## yarrow
## processor
module processor
(
	input wire clk_i,
	input wire rst_i,
	input wire stall_i,
	output wire [31:0] addr_o,
	input wire [31:0] data_i,
	output wire [31:0] data_o,
	output wire [3:0] data_w_o,
	output wire [2:0] data_mode_o,
	input wire [7:0] extio_in,
	output wire [7:0] extio_out
);
	wire stall_cpu; wire mwait_cpu; wire irq_cpu; wire irq_ack_cpu; wire exception_cpu; wire data_b_cpu; wire data_h_cpu; wire data_access_cpu;
	wire [31:0] irq_vector_cpu; wire [31:0] inst_addr_cpu; wire [31:0] inst_in_cpu; wire [31:0] data_addr_cpu; wire [31:0] data_in_cpu; wire [31:0] data_out_cpu;
	wire [3:0] data_w_cpu;
	assign data_mode_o = {data_b_cpu,data_h_cpu,data_access_cpu};
	datapath core
	(
		.clock(clk_i),
		.reset(rst_i),
		.stall(stall_cpu),
		.mwait(mwait_cpu),
		.irq_vector(irq_vector_cpu),
		.irq(irq_cpu),
		.irq_ack(irq_ack_cpu),
		.exception(exception_cpu),
		.inst_addr(inst_addr_cpu),
		.inst_in(inst_in_cpu),
		.data_addr(data_addr_cpu),
		.data_in(data_in_cpu),
  ...
Size: ~7300 cells after synthesis, about 830 flip-flops, roughly 120 I/O pins, ~55000 um2 of cells after synthesis.
clock: 12.0 ns
lec_check: 0
abc_area: 1
cap_margin: 15
cell_pad_in_sites_detail_placement: 1
cell_pad_in_sites_global_placement: 1
core_aspect_ratio: 0.77
core_margin: 2
core_utilization: 40
gpl_routability_driven: 0
hold_slack_margin: 0.09
max_routing_layer: met4
slew_margin: 20
run.sh (not shown) runs the stock make flow with config.mk's settings and CLKGATE_MAP_FILE=.
yarrow finished all stages; the layout is clean.
For amber, these inputs were changed with respect to yarrow:
--- a/flow/config.mk
+++ b/flow/config.mk
@@ -8,5 +8 @@
-export ABC_AREA = 1
-export CAP_MARGIN = 15
-export CELL_PAD_IN_SITES_DETAIL_PLACEMENT = 1
-export CELL_PAD_IN_SITES_GLOBAL_PLACEMENT = 1
-export CORE_ASPECT_RATIO = 0.77
+export CAP_MARGIN = 20
@@ -14,3 +10 @@
-export CORE_UTILIZATION = 40
-export GPL_ROUTABILITY_DRIVEN = 0
-export HOLD_SLACK_MARGIN = 0.09
+export CORE_UTILIZATION = 66
==> flow/constraint.sdc <==
create_clock -name core_clock -period 8.4 [get_ports {clk_i}]
set_input_delay 1.6800 -clock core_clock [delete_from_list [all_inputs] [get_ports {clk_i}]]
set_output_delay 1.6800 -clock core_clock [all_outputs]
set_load 0.01 [all_outputs]
Findings:
- Comparing amber with yarrow, the arithmetic-cell share of the synthesized area counting full adders, half adders and majority gates came out essentially unchanged.
- When the final numbers for amber and yarrow were put side by side, the area after synthesis turned out to be greater in yarrow.
- The final reports for amber and yarrow show synthesized chip area reported by yosys lower in the former.
- Summary of yarrow and amber: one run falls short of a clean finish, namely amber.
- Higher total number of placement rows goes to yarrow over amber.
- On number of standard cells after synthesis: amber sits below yarrow.
> inputs changed (amber -> lagoon)
--- a/flow/config.mk
+++ b/flow/config.mk
@@ -10,2 +10 @@
-export CORE_UTILIZATION = 66
-export MAX_ROUTING_LAYER = met4
+export CORE_UTILIZATION = 9
==> flow/constraint.sdc <==
create_clock -name core_clock -period 16.1 [get_ports {clk_i}]
set_input_delay 3.2200 -clock core_clock [delete_from_list [all_inputs] [get_ports {clk_i}]]
set_output_delay 3.2200 -clock core_clock [all_outputs]
set_load 0.01 [all_outputs]
Findings:
Die boundary height, lagoon and amber, higher one = lagoon. Compared with amber, lagoon shows die outline area that has gone up by more than 100%. lagoon against amber; cell area after placement is up by a little under 10%. The lower initial standard-cell utilization of the core came out of lagoon. lagoon reached the end of the flow, and the finished layout is clean on the timing, design-rule and antenna checks. amber never completed; the flow aborted with a tool error in 5_1_grt.
Here is what was changed in the inputs of pepper compared with lagoon.
--- a/flow/config.mk
+++ b/flow/config.mk
@@ -10 +10,2 @@
-export CORE_UTILIZATION = 9
+export CORE_UTILIZATION = 70
+export MAX_ROUTING_LAYER = met4
==> flow/constraint.sdc <==
create_clock -name core_clock -period 8.72 [get_ports {clk_i}]
set_input_delay 1.7440 -clock core_clock [delete_from_list [all_inputs] [get_ports {clk_i}]]
set_output_delay 1.7440 -clock core_clock [all_outputs]
set_load 0.01 [all_outputs]
Buffers inserted during post-CTS setup optimization, lagoon and pepper: smaller value in lagoon. Comparing lagoon against pepper, there is no change at all in area share of xor/xnor cells in the synthesized design. pepper never completed; the flow aborted with a tool error in 5_1_grt. Compared with lagoon, pepper shows a chip area that is about 90% lower. Status: number of distinct library cells after synthesis parity (pepper, lagoon). When pepper is measured against lagoon, its post-CTS resize count turns out 186 higher.

---

Starting RTL as in the previous note.
Design processor, start of the top module:
module processor
(
	input wire clk_i,
	input wire rst_i,
	input wire stall_i,
	output wire [31:0] addr_o,
	input wire [31:0] data_i,
	output wire [31:0] data_o,
	output wire [3:0] data_w_o,
	output wire [2:0] data_mode_o,
	input wire [7:0] extio_in,
	output wire [7:0] extio_out
);
clock: 8.97 ns
lec_check: 0
cap_margin: 20
core_margin: 2
core_utilization: 66
cts_cluster_diameter: 67
cts_cluster_size: 50
gpl_routability_driven: 1
max_routing_layer: met4
min_routing_layer: met1
place_density_lb_addon: 0.01
slew_margin: 20
tns_end_percent: 10
The baseline aborted during global routing (5_1_grt).
Edit:
Settings changed: CORE_UTILIZATION 66 to 56, CTS_CLUSTER_SIZE 50 to not set, MAX_ROUTING_LAYER met4 to met5, PLACE_DENSITY_LB_ADDON 0.01 to 0.17.
Clock period 8.97 ns to 10.8 ns, I/O delays scaled along.
After rerunning: Now the flow finished with timing, DRC and antenna clean; synthesized area does not change; die size came out higher by 18%; synthesized cell count stays the same.
Edit:
Settings changed: CORE_UTILIZATION 56 to 23, CTS_CLUSTER_DIAMETER 67 to not set, GPL_ROUTABILITY_DRIVEN 1 to not set, MAX_ROUTING_LAYER met5 to not set, MIN_ROUTING_LAYER met1 to not set, PLACE_DENSITY_LB_ADDON 0.17 to not set, TNS_END_PERCENT 10 to not set.
Clock period 10.8 ns to 11.9 ns, I/O delays scaled along.
What happened: Sequential power went down by 11%; worst hold slack gains 0.016 ns; first-iteration DRC count shrinks by 21%; worst setup slack improved by 0.20 ns; global-route usage falls by 28 points; via count falls by 1.9%.
Edit:
Settings changed: CORE_UTILIZATION 23 to 57, CTS_CLUSTER_SIZE set to 99.
Clock period 11.9 ns to 7.07 ns, I/O delays scaled along.
The changed run finished but failed the layout checks on setup timing.
Die area decreases by 59%.
Via count increases by 14%.
Total power increases by 84%.
Sequential share of layout area decreases by 3.3 points.
Routed wire length increases by 4.6%.
Cell area increases by 9.7%.
Worst setup slack loses 2.2 ns.
Utilization increases by 47 points.
Flip-flop count stays the same.
Edit:
Settings changed: CORE_UTILIZATION 57 to 40, CTS_CLUSTER_SIZE 99 to not set.
Clock period 7.07 ns to 15.4 ns, I/O delays scaled along.
What happened:
- This time the run finished clean
- synthesized area does not change
- setup slack is better by 3.6 ns
- via count is lower by 12%
- clock power is lower by 49%
Edit:
Settings changed: CORE_UTILIZATION 40 to 66, MAX_ROUTING_LAYER set to met4.
Clock period 15.4 ns to 8.5 ns, I/O delays scaled along.
This time the run never finished: it broke off in global routing (5_1_grt) (GRT-0232). Die size came out lower by 39%. Synthesized area stays the same. Synthesized cell count stays the same.

---

Starting RTL as in the previous note.
Settings: LEC_CHECK=0, ABC_AREA=1, CAP_MARGIN=15, CELL_PAD_IN_SITES_DETAIL_PLACEMENT=1, CELL_PAD_IN_SITES_GLOBAL_PLACEMENT=1, CORE_ASPECT_RATIO=0.77, CORE_MARGIN=2, CORE_UTILIZATION=38, GPL_ROUTABILITY_DRIVEN=0, GPL_TIMING_DRIVEN=0, HOLD_SLACK_MARGIN=0.09, MAX_ROUTING_LAYER=met4, SLEW_MARGIN=20, TNS_END_PERCENT=90; clock period 12.0 ns.
The baseline produced a layout that fails on negative setup slack.
Edit:
Settings changed: ABC_AREA 1 to default, CAP_MARGIN 15 to 25, CELL_PAD_IN_SITES_DETAIL_PLACEMENT 1 to default, CELL_PAD_IN_SITES_GLOBAL_PLACEMENT 1 to default, CORE_ASPECT_RATIO 0.77 to default, CORE_UTILIZATION 38 to 40, GPL_ROUTABILITY_DRIVEN 0 to default, GPL_TIMING_DRIVEN 0 to default, HOLD_SLACK_MARGIN 0.09 to default, MAX_ROUTING_LAYER met4 to default, SLEW_MARGIN 20 to 5, TNS_END_PERCENT 90 to default.
What happened: This time the run passed the timing, design-rule and antenna checks; routed wire length decreases by about 28%; power decreases by about 44%; worst setup slack gets better by 0.37 ns; global-route usage decreases by 12 points; synthesized cell count decreases by 34%; hold slack hardly moves; core utilization increases by 1.8 points; via count decreases by 25%; die size decreases by 7.2%.
Edit:
Settings changed: ABC_AREA from default to 1, CAP_MARGIN 25 to 20, CELL_PAD_IN_SITES_GLOBAL_PLACEMENT from default to 1, MAX_ROUTING_LAYER from default to met4, SLEW_MARGIN 5 to 20.
What happened: The new run produced a clean layout. Area after synthesis increases by a few percent. Die area increases by a few percent. Count of clock-buffer cells in the layout increases by 11. Synthesized cell count increases by well over a third. Final cell count increases by a quarter to a third. First-iteration DRC count decreases by a few percent. Via count increases by about a fifth.
Edit:
Settings changed: ABC_AREA 1 to default, CELL_PAD_IN_SITES_GLOBAL_PLACEMENT 1 to default, CORE_UTILIZATION 40 to 44, MAX_ROUTING_LAYER met4 to default.
Clock period 12.0 ns to 8.89 ns, I/O delays scaled along.
Effect: With this change the flow finished with negative setup slack left; worst setup slack is worse by 0.73 ns; critical path depth falls by 9; power falls by roughly a tenth; global-route usage rises by 1.3 points; die area falls by roughly a tenth; cell area rises by a few percent; via count falls by roughly a tenth; wire length falls by a few percent; synthesized area falls by a few percent; first-iteration DRC count rises by a few percent; hold slack is better by 0.0055 ns.

---

== red ==
processor again, from the RTL that the note above started with.
## processor
module processor
(
	input wire clk_i,
	input wire rst_i,
	input wire stall_i,
	output wire [31:0] addr_o,
	input wire [31:0] data_i,
	output wire [31:0] data_o,
	output wire [3:0] data_w_o,
	output wire [2:0] data_mode_o,
	input wire [7:0] extio_in,
	output wire [7:0] extio_out
);
	wire stall_cpu; wire mwait_cpu; wire irq_cpu; wire irq_ack_cpu; wire exception_cpu; wire data_b_cpu; wire data_h_cpu; wire data_access_cpu;
	wire [31:0] irq_vector_cpu; wire [31:0] inst_addr_cpu; wire [31:0] inst_in_cpu; wire [31:0] data_addr_cpu; wire [31:0] data_in_cpu; wire [31:0] data_out_cpu;
	wire [3:0] data_w_cpu;
	assign data_mode_o = {data_b_cpu,data_h_cpu,data_access_cpu};
	datapath core
	(
		.clock(clk_i),
		.reset(rst_i),
		.stall(stall_cpu),
		.mwait(mwait_cpu),
		.irq_vector(irq_vector_cpu),
		.irq(irq_cpu),
		.irq_ack(irq_ack_cpu),
		.exception(exception_cpu),
		.inst_addr(inst_addr_cpu),
		.inst_in(inst_in_cpu),
		.data_addr(data_addr_cpu),
		.data_in(data_in_cpu),
		.data_out(data_out_cpu),
		.data_w(data_w_cpu),
		.data_b(data_b_cpu),
  ...
Settings: LEC_CHECK=0, ABC_AREA=1, CAP_MARGIN=25, CELL_PAD_IN_SITES_GLOBAL_PLACEMENT=3, CORE_MARGIN=2, CORE_UTILIZATION=40, GPL_TIMING_DRIVEN=0, MAX_ROUTING_LAYER=met4, MIN_ROUTING_LAYER=met1, SETUP_SLACK_MARGIN=1.29, SLEW_MARGIN=20; clock period 7.41 ns.
Finished, but not clean: red, with setup timing.
Edits applied to the flow inputs when going from red to blue:
# red
export LEC_CHECK = 0
export ABC_AREA = 1
export CAP_MARGIN = 25
export CELL_PAD_IN_SITES_GLOBAL_PLACEMENT = 3
export CORE_MARGIN = 2
export CORE_UTILIZATION = 40
export GPL_TIMING_DRIVEN = 0
export MAX_ROUTING_LAYER = met4
export MIN_ROUTING_LAYER = met1
export SETUP_SLACK_MARGIN = 1.29
export SLEW_MARGIN = 20
create_clock -name core_clock -period 7.41 [get_ports {clk_i}]
# blue
export LEC_CHECK = 0
export ABC_AREA = 1
export CAP_MARGIN = 25
export CELL_PAD_IN_SITES_GLOBAL_PLACEMENT = 3
export CORE_MARGIN = 2
export CORE_UTILIZATION = 40
export GPL_TIMING_DRIVEN = 0
export MAX_ROUTING_LAYER = met4
export MIN_ROUTING_LAYER = met2
export SLEW_MARGIN = 20
create_clock -name core_clock -period 12.0 [get_ports {clk_i}]
### Flow results
blue got as far as global routing (5_1_grt), where a tool error ended the run. Looking at minimum setup slack after placement, blue sits above red. Routability congestion estimate (higher): blue. red -> blue: compound-cell area share of the yosys netlist flat. blue against red: number of placement rows has remained practically unchanged, horizontal die dimension shows no meaningful change, placed instance count flat.
diff inputs: blue => green
# blue
export LEC_CHECK = 0
export ABC_AREA = 1
export CAP_MARGIN = 25
export CELL_PAD_IN_SITES_GLOBAL_PLACEMENT = 3
export CORE_MARGIN = 2
export CORE_UTILIZATION = 40
export GPL_TIMING_DRIVEN = 0
export MAX_ROUTING_LAYER = met4
export MIN_ROUTING_LAYER = met2
export SLEW_MARGIN = 20
create_clock -name core_clock -period 12.0 [get_ports {clk_i}]
# green
export LEC_CHECK = 0
export ABC_AREA = 1
export CAP_MARGIN = 15
export CELL_PAD_IN_SITES_DETAIL_PLACEMENT = 2
export CELL_PAD_IN_SITES_GLOBAL_PLACEMENT = 1
export CORE_MARGIN = 2
export CORE_UTILIZATION = 40
export MAX_ROUTING_LAYER = met4
export SLEW_MARGIN = 20
create_clock -name core_clock -period 12.0 [get_ports {clk_i}]
Notes after the runs:
- | worst slack at placement | green vs blue | better |
- Synthesized cell count: blue vs green identical
- The run showing the smaller post-detailed-placement cell area is green.
- blue -> green: floorplan-stage core utilization delta 0, exact match
- Looking at the reports, green completed the entire flow and the layout it produced met the timing, design-rule and antenna checks.
Input changes introduced in orange (baseline for comparison: green):
# green
export LEC_CHECK = 0
export ABC_AREA = 1
export CAP_MARGIN = 15
export CELL_PAD_IN_SITES_DETAIL_PLACEMENT = 2
export CELL_PAD_IN_SITES_GLOBAL_PLACEMENT = 1
export CORE_MARGIN = 2
export CORE_UTILIZATION = 40
export MAX_ROUTING_LAYER = met4
export SLEW_MARGIN = 20
create_clock -name core_clock -period 12.0 [get_ports {clk_i}]
# orange
export LEC_CHECK = 0
export CAP_MARGIN = 20
export CORE_MARGIN = 2
export CORE_UTILIZATION = 40
export SLEW_MARGIN = 20
create_clock -name core_clock -period 12.0 [get_ports {clk_i}]
[summary]
The highest-delay cell along the critical path comes out nor3_1 in one run and dfrtp_4 in the other, namely in green and orange respectively. The number of DRC violations after detailed-routing iteration 0 number comes out lower for green vs orange. The power density over the cells reported for orange is smaller than that of green by 40%. Summed standard-cell area reported by yosys on orange is down relative to green. Final weighted congestion of routability-driven global placement: orange vs green up 0.055. Compared with green, in orange final period utilization went up by 0.51 points, part of the power in the clock network went up by 10 points.

---

run A:
processor again, from the RTL that the note above started with.
Design processor, start of the top module:
module processor
(
	input wire clk_i,
	input wire rst_i,
	input wire stall_i,
	output wire [31:0] addr_o,
	input wire [31:0] data_i,
	output wire [31:0] data_o,
	output wire [3:0] data_w_o,
	output wire [2:0] data_mode_o,
	input wire [7:0] extio_in,
	output wire [7:0] extio_out
);
	wire stall_cpu; wire mwait_cpu; wire irq_cpu; wire irq_ack_cpu; wire exception_cpu; wire data_b_cpu; wire data_h_cpu; wire data_access_cpu;
	wire [31:0] irq_vector_cpu; wire [31:0] inst_addr_cpu; wire [31:0] inst_in_cpu; wire [31:0] data_addr_cpu; wire [31:0] data_in_cpu; wire [31:0] data_out_cpu;
	wire [3:0] data_w_cpu;
	assign data_mode_o = {data_b_cpu,data_h_cpu,data_access_cpu};
	datapath core
	(
		.clock(clk_i),
		.reset(rst_i),
		.stall(stall_cpu),
		.mwait(mwait_cpu),
		.irq_vector(irq_vector_cpu),
		.irq(irq_cpu),
		.irq_ack(irq_ack_cpu),
		.exception(exception_cpu),
		.inst_addr(inst_addr_cpu),
		.inst_in(inst_in_cpu),
		.data_addr(data_addr_cpu),
		.data_in(data_in_cpu),
		.data_out(data_out_cpu),
		.data_w(data_w_cpu),
		.data_b(data_b_cpu),
		.data_h(data_h_cpu),
		.data_access(data_access_cpu)
	);
	interrupt_controller int_control
	(
		.clock(clk_i),
		.reset(rst_i),
		.stall(stall_i),
		.stall_cpu(stall_cpu),
		.mwait_cpu(mwait_cpu),
		.irq_vector_cpu(irq_vector_cpu),
		.irq_cpu(irq_cpu),
		.irq_ack_cpu(irq_ack_cpu),
		.exception_cpu(exception_cpu),
		.inst_addr_cpu(inst_addr_cpu),
		.inst_in_cpu(inst_in_cpu),
		.data_addr_cpu(data_addr_cpu),
		.data_in_cpu(data_in_cpu),
		.data_out_cpu(data_out_cpu),
		.data_w_cpu(data_w_cpu),
		.data_access_cpu(data_access_cpu),
		.addr_mem(addr_o),
		.data_read_mem(data_i),
		.data_write_mem(data_o),
		.data_we_mem(data_w_o),
		.extio_in(extio_in),
		.extio_out(extio_out)
	);
endmodule
export LEC_CHECK = 0
export CAP_MARGIN = 20
export CORE_MARGIN = 2
export CORE_UTILIZATION = 69
export CTS_CLUSTER_DIAMETER = 252
export CTS_CLUSTER_SIZE = 99
export PLACE_DENSITY = 0.36
export SLEW_MARGIN = 20
create_clock -name core_clock -period 7.07 [get_ports {clk_i}]
Tool error GRT-0116 stopped run A during global routing; no final results.
--- input diff run A..run B ---
- CTS_CLUSTER_SIZE removed (was 99)
- PLACE_DENSITY removed (was 0.36)
- CTS_CLUSTER_DIAMETER removed (was 252)
- SETUP_SLACK_MARGIN newly set to 1.98
- CORE_UTILIZATION changed from 69 to 48
- the clock period (ns, I/O delays scaled along) changed from 7.07 to 7.14
[summary]
Run B: all stages done; final checks FAILED (negative setup slack).
Of run B and run A, it is run B that has the higher standard cell area after detailed placement.
Compared with run A, die height in run B increased by more than 10%.
On worst setup slack before clock tree synthesis, the lower figure sits with run A, not run B.
Relative to run A, die size has increased by 0.034 mm2 in run B.
NOTE: core utilization at floorplan in run B falls short of that of run A
In the metrics for run B and run A, the one carrying the lower die span in x is run A.
## Diff of input files: run C against run B
- putting CTS_CLUSTER_DIAMETER at 32 where nothing was set
- swapping 48 for 61 in CORE_UTILIZATION
- swapping 7.14 for 9.79 in the clock period (ns, I/O delays scaled along)
[flow] run B | stages: complete | final checks: fail | reason: negative setup slack. What the final checks of run C revealed, after a flow that finished every stage, was a layout that fails on max-capacitance violations, max-slew violations, negative setup slack. Total number of multi-input combinational cells across run C and run B: no real change. Between run C and run B, the clock-buffer cell count is lower for run B. In terms of total area of sequential cells, run B and run C differ only marginally. Diff run B -> run C | net switching power | down by more than 10%. Power density over the cells (run C vs. run B) decreases by more than 10%.
Edits applied to the flow inputs when going from run C to run D:
- an added MAX_ROUTING_LAYER of met4
- an added TNS_END_PERCENT of 5
- a change of CORE_UTILIZATION from 61 to 65
Notes after the runs:
- ~same number of enable flip-flop cells in run C and run D
- Compared with run C, run D improves die area.
- In the summary table, run D is marked failed, with error GRT-0116 raised in global routing.
- Run D reports a higher placement-stage cell area than run C does.
- Area of the synthesized netlist per yosys stat: run D vs run C — no meaningful difference
- Floorplan core density: run D vs run C up 3.8 points
- Post-synthesis share of cell area spent on and-or and or-and gates of run D is on par with run C.
- Changes observed in run D relative to run C: number of core rows now sits lower; placer's final routability congestion estimate now sits lower.
- HPWL after detailed placement, run D vs run C: up by a little under 10%
Power and IR drop assume default switching activity.
